==> ember <==
// upsample_csc
module upsample_csc (
    input  logic        clk,
    input  logic        resetn,
    input  logic        start,
    output logic        done,
    input  logic [15:0] sram_read_data,
    output logic [15:0] sram_write_data,
    output logic [17:0] sram_address,
    output logic        sram_we_n
);
logic [31:0] mult_1_in1, mult_1_in2;
logic [31:0] mult_2_in1, mult_2_in2;
logic [31:0] mult_3_in1, mult_3_in2;
logic [63:0] mult_1_res, mult_2_res, mult_3_res;
assign mult_1_res = mult_1_in1 * mult_1_in2;
assign mult_2_res = mult_2_in1 * mult_2_in2;
assign mult_3_res = mult_3_in1 * mult_3_in2;
M1 M1_unit (
    .CLOCK_50_I(clk),
    .resetn(resetn),
    .M1_start(start),
    .M1_done(done),
    .M1_SRAM_read_data(sram_read_data),
    .M1_SRAM_write_data(sram_write_data),
    .M1_SRAM_address(sram_address),
    .M1_SRAM_we_n(sram_we_n),
    .M1_mult_1_in1(mult_1_in1),
    .M1_mult_1_in2(mult_1_in2),
    .M1_mult_2_in1(mult_2_in1),
    .M1_mult_2_in2(mult_2_in2),
    .M1_mult_3_in1(mult_3_in1),
    .M1_mult_3_in2(mult_3_in2),
    .M1_mult_res_1(mult_1_res),
    .M1_mult_res_2(mult_2_res),
    .M1_mult_res_3(mult_3_res)
);
endmodule
==> flow/config.mk <==
export PLATFORM = sky130hd
export DESIGN_NAME = upsample_csc
export DESIGN_NICKNAME = upsample_csc
export VERILOG_FILES = /design/flow/design.v
export SDC_FILE = /design/flow/constraint.sdc
export NUM_CORES = 4
export LEC_CHECK = 0
export ABC_AREA = 1
export CAP_MARGIN = 5
export CELL_PAD_IN_SITES_DETAIL_PLACEMENT = 0
export CELL_PAD_IN_SITES_GLOBAL_PLACEMENT = 0
export CORE_MARGIN = 2
export CORE_UTILIZATION = 70
export CTS_CLUSTER_DIAMETER = 55
export CTS_CLUSTER_SIZE = 35
export HOLD_SLACK_MARGIN = -0.09
export MIN_ROUTING_LAYER = met1
export PLACE_DENSITY = 0.64
export SETUP_SLACK_MARGIN = 1.92
export SLEW_MARGIN = 0
==> flow/constraint.sdc <==
create_clock -name core_clock -period 8.79 [get_ports {clk}]
set_input_delay 1.7580 -clock core_clock [delete_from_list [all_inputs] [get_ports {clk}]]
set_output_delay 1.7580 -clock core_clock [all_outputs]
set_load 0.01 [all_outputs]
run.sh (not shown) runs the stock make flow with config.mk's settings and CLKGATE_MAP_FILE=.
==> raven: changes against ember <==
- ABC_AREA: 1 -> unset
- CAP_MARGIN: 5 -> 20
- CELL_PAD_IN_SITES_DETAIL_PLACEMENT: 0 -> unset
- CELL_PAD_IN_SITES_GLOBAL_PLACEMENT: 0 -> unset
- CORE_UTILIZATION: 70 -> 72
- CTS_CLUSTER_DIAMETER: 55 -> unset
- CTS_CLUSTER_SIZE: 35 -> unset
- HOLD_SLACK_MARGIN: -0.09 -> unset
- MIN_ROUTING_LAYER: met1 -> unset
- SETUP_SLACK_MARGIN: 1.92 -> 1.54
- SLEW_MARGIN: 0 -> 20
- TNS_END_PERCENT: unset -> 10
==> flow/constraint.sdc (replaced) <==
create_clock -name core_clock -period 11.0 [get_ports {clk}]
set_input_delay 2.2000 -clock core_clock [delete_from_list [all_inputs] [get_ports {clk}]]
set_output_delay 2.2000 -clock core_clock [all_outputs]
set_load 0.01 [all_outputs]
==> comparison <==
- raven finished with timing, DRC and antenna clean. ember never finished: it broke off in global routing (GRT-0232).
- Against raven, the die area of ember is larger by about 3.6%.
- In raven the synthesized area is lower than in ember, by 0.74%.
- Against raven, the synthesized cell count of ember is larger by 14%.

==> run B <==
upsample_csc again, from the RTL that the note above started with.
clock: 6.12 ns
lec_check: 0
abc_area: 0
cap_margin: 20
core_margin: 2
core_utilization: 64
place_density: 0.43
slew_margin: 20
tns_end_percent: 10
==> inputs of run X, as changes to run B <==
--- a/flow/config.mk
+++ b/flow/config.mk
@@ -7,8 +7,6 @@
 export LEC_CHECK = 0
-export ABC_AREA = 0
 export CAP_MARGIN = 20
 export CORE_MARGIN = 2
-export CORE_UTILIZATION = 64
-export PLACE_DENSITY = 0.43
+export CORE_UTILIZATION = 32
+export PLACE_DENSITY = 0.6
 export SLEW_MARGIN = 20
-export TNS_END_PERCENT = 10
==> flow/constraint.sdc (replaced) <==
create_clock -name core_clock -period 12.7 [get_ports {clk}]
set_input_delay 2.5400 -clock core_clock [delete_from_list [all_inputs] [get_ports {clk}]]
set_output_delay 2.5400 -clock core_clock [all_outputs]
set_load 0.01 [all_outputs]
==> inputs of run C, as changes to run B <==
--- a/flow/config.mk
+++ b/flow/config.mk
@@ -7,8 +7,7 @@
 export LEC_CHECK = 0
-export ABC_AREA = 0
 export CAP_MARGIN = 20
 export CORE_MARGIN = 2
-export CORE_UTILIZATION = 64
-export PLACE_DENSITY = 0.43
+export CORE_UTILIZATION = 63
+export CTS_CLUSTER_SIZE = 97
+export PLACE_DENSITY = 0.6
 export SLEW_MARGIN = 20
-export TNS_END_PERCENT = 10
==> flow/constraint.sdc (replaced) <==
create_clock -name core_clock -period 9.9 [get_ports {clk}]
set_input_delay 1.9800 -clock core_clock [delete_from_list [all_inputs] [get_ports {clk}]]
set_output_delay 1.9800 -clock core_clock [all_outputs]
set_load 0.01 [all_outputs]
==> comparison <==
Run C ran to the end with violations: negative setup slack. Run X ran to the end with no violations. Run B finished but failed the layout checks on negative setup slack. Synthesized cell count is the same in run X and run B. Core utilization, lowest first: run X, run C, run B. Clock skew: run C > run B > run X. Final area: run X < run C < run B. The lowest global-route usage belongs to run X, the highest to run B. In area after synthesis, run X and run C do not differ. Of run C and run B, run C has the higher register-to-register slack (gap 4.1 ns). Between run B and run C, the lower clock-buffer cell count is in run C (gap 1).
==> figures <==
quantity	run B	run C	run X
Finish-stage setup viols	107	5	0
Cell repeated most along the worst path	-	a21oi_2	ha_1
Number of cells on the worst reg-to-reg path	50	49	45
Core utilization before placement	64.8%	63.6%	32.1%
Status	finished with violations	finished with violations	finished clean
Layout check failures	negative setup slack	negative setup slack	-
Global-route usage over all layers	38.8%	34.1%	16.8%
Destination of the worst register-to-register timing path	M1_unit.mult_op_6[28]$_DFFE_PN0P_	M1_unit.mult_op_6[30]$_DFFE_PN0P_	M1_unit.mult_op_6[31]$_DFFE_PN0P_
Number of buffers inserted to repair setup after CTS	37	29	0
Non-clock buffer share	14.2%	7.49%	1.83%
Finished Layout Cells	7264	6695	7244
Combined flip-flop and latch cell area	8590 µm²	8590 µm²	8590 µm²
First-pass GRT wire length	230000 µm	209000 µm	205000 µm
Accumulated negative setup slack	-237.39 ns	-0.863 ns	0 ns
Max Fanout on Critical Path	8	9	14
Destination of the critical timing path	M1_unit.mult_op_6[28]$_DFFE_PN0P_	M1_unit.mult_op_6[30]$_DFFE_PN0P_	M1_unit.mult_op_6[31]$_DFFE_PN0P_
CP required	6.56 ns	10.32 ns	13.14 ns
Fin area	59800 µm²	54900 µm²	51500 µm²

==> v11: inputs <==
Starting RTL as in the previous note.
export LEC_CHECK = 0
export CAP_MARGIN = 20
export CORE_MARGIN = 2
export CORE_UTILIZATION = 72
export CTS_CLUSTER_DIAMETER = 214
export CTS_CLUSTER_SIZE = 36
export PLACE_DENSITY = 0.63
export SLEW_MARGIN = 20
create_clock -name core_clock -period 8.99 [get_ports {clk}]
==> v26: changes against v11 <==
--- a/flow/config.mk
+++ b/flow/config.mk
@@ -8,7 +8,5 @@
 export CAP_MARGIN = 20
 export CORE_MARGIN = 2
-export CORE_UTILIZATION = 72
-export CTS_CLUSTER_DIAMETER = 214
-export CTS_CLUSTER_SIZE = 36
-export PLACE_DENSITY = 0.63
+export CORE_UTILIZATION = 14
+export PLACE_DENSITY = 0.6
 export SLEW_MARGIN = 20
==> flow/constraint.sdc (replaced) <==
create_clock -name core_clock -period 11.1 [get_ports {clk}]
set_input_delay 2.2200 -clock core_clock [delete_from_list [all_inputs] [get_ports {clk}]]
set_output_delay 2.2200 -clock core_clock [all_outputs]
set_load 0.01 [all_outputs]
==> v21: changes against v11 <==
--- a/flow/config.mk
+++ b/flow/config.mk
@@ -8,7 +8,6 @@
 export CAP_MARGIN = 20
 export CORE_MARGIN = 2
-export CORE_UTILIZATION = 72
-export CTS_CLUSTER_DIAMETER = 214
-export CTS_CLUSTER_SIZE = 36
-export PLACE_DENSITY = 0.63
+export CORE_UTILIZATION = 58
+export PLACE_DENSITY = 0.6
+export SETUP_SLACK_MARGIN = 1.45
 export SLEW_MARGIN = 20
==> flow/constraint.sdc (replaced) <==
create_clock -name core_clock -period 11.0 [get_ports {clk}]
set_input_delay 2.2000 -clock core_clock [delete_from_list [all_inputs] [get_ports {clk}]]
set_output_delay 2.2000 -clock core_clock [all_outputs]
set_load 0.01 [all_outputs]
==> impl_metrics.ini <==
; implementation run metrics
[placement]
placedInstanceArea_sq_um = 52950
placed_wire_length_estimate_after_detailed_placement_um = 113000
pre_cts_ws_ns = -1.611
gp_congestion = 0.9762

[clock_tree]
cts.repair.resized = 204
cts-buffers-inserted = 13
cts_setup_buffers = 59
h-tree-depth = 1

[floorplanning]
floorplan.initialDensity = 0.7315
die_y_um = 260.4
rows = 93
core_region_area_sq_um = 64700

[outcome]
outcome.stop_stage = global routing (5_1_grt)
result_of_the_run = aborted with a tool error
Source of the figures above: v11

==> impl_metrics.ini <==
; implementation run metrics
[placement]
placedInstanceArea_sq_um = 54160
placed_wire_length_estimate_after_detailed_placement_um = 108400
pre_cts_ws_ns = -0.4647
gp_congestion = 0.8665

[drt]
viasPerCell = 3.706
m1WireLength_um = 62320
met2RoutedLength_um = 60190
firstDrtPassIters = 6

[synth]
top_area_frac = 0.2329
yosys-top-cells-count = 937 x sky130_fd_sc_hd__inv_1, 881 x sky130_fd_sc_hd__ha_1, 394 x sky130_fd_sc_hd__nand2_1

[outcome]
result_of_the_run = no timing/DRC/antenna violations

[final_timing]
setup_viol_count_final = 0
finalHoldViolations = 0

[clock_tree]
cts.repair.resized = 14
cts_setup_buffers = 0

[floorplanning]
core_region_area_sq_um = 336600
rows = 213
floorplan.initialDensity = 0.1406

[global_route]
first_global_vias = 36917
Source of the figures above: v26

==> impl_metrics.ini <==
; implementation run metrics
[outcome]
result_of_the_run = no timing/DRC/antenna violations

[layout]
seqCellArea_sq_um = 8597

[clock_tree]
h-tree-depth = 2
cts_setup_buffers = 74
cts-buffers-inserted = 42
cts.repair.resized = 182

[floorplanning]
rows = 104
floorplan.initialDensity = 0.5866
core_region_area_sq_um = 80680

[placement]
placed_wire_length_estimate_after_detailed_placement_um = 103400
pre_cts_ws_ns = -0.04487
gp_congestion = 0.9641
Source of the figures above: v21

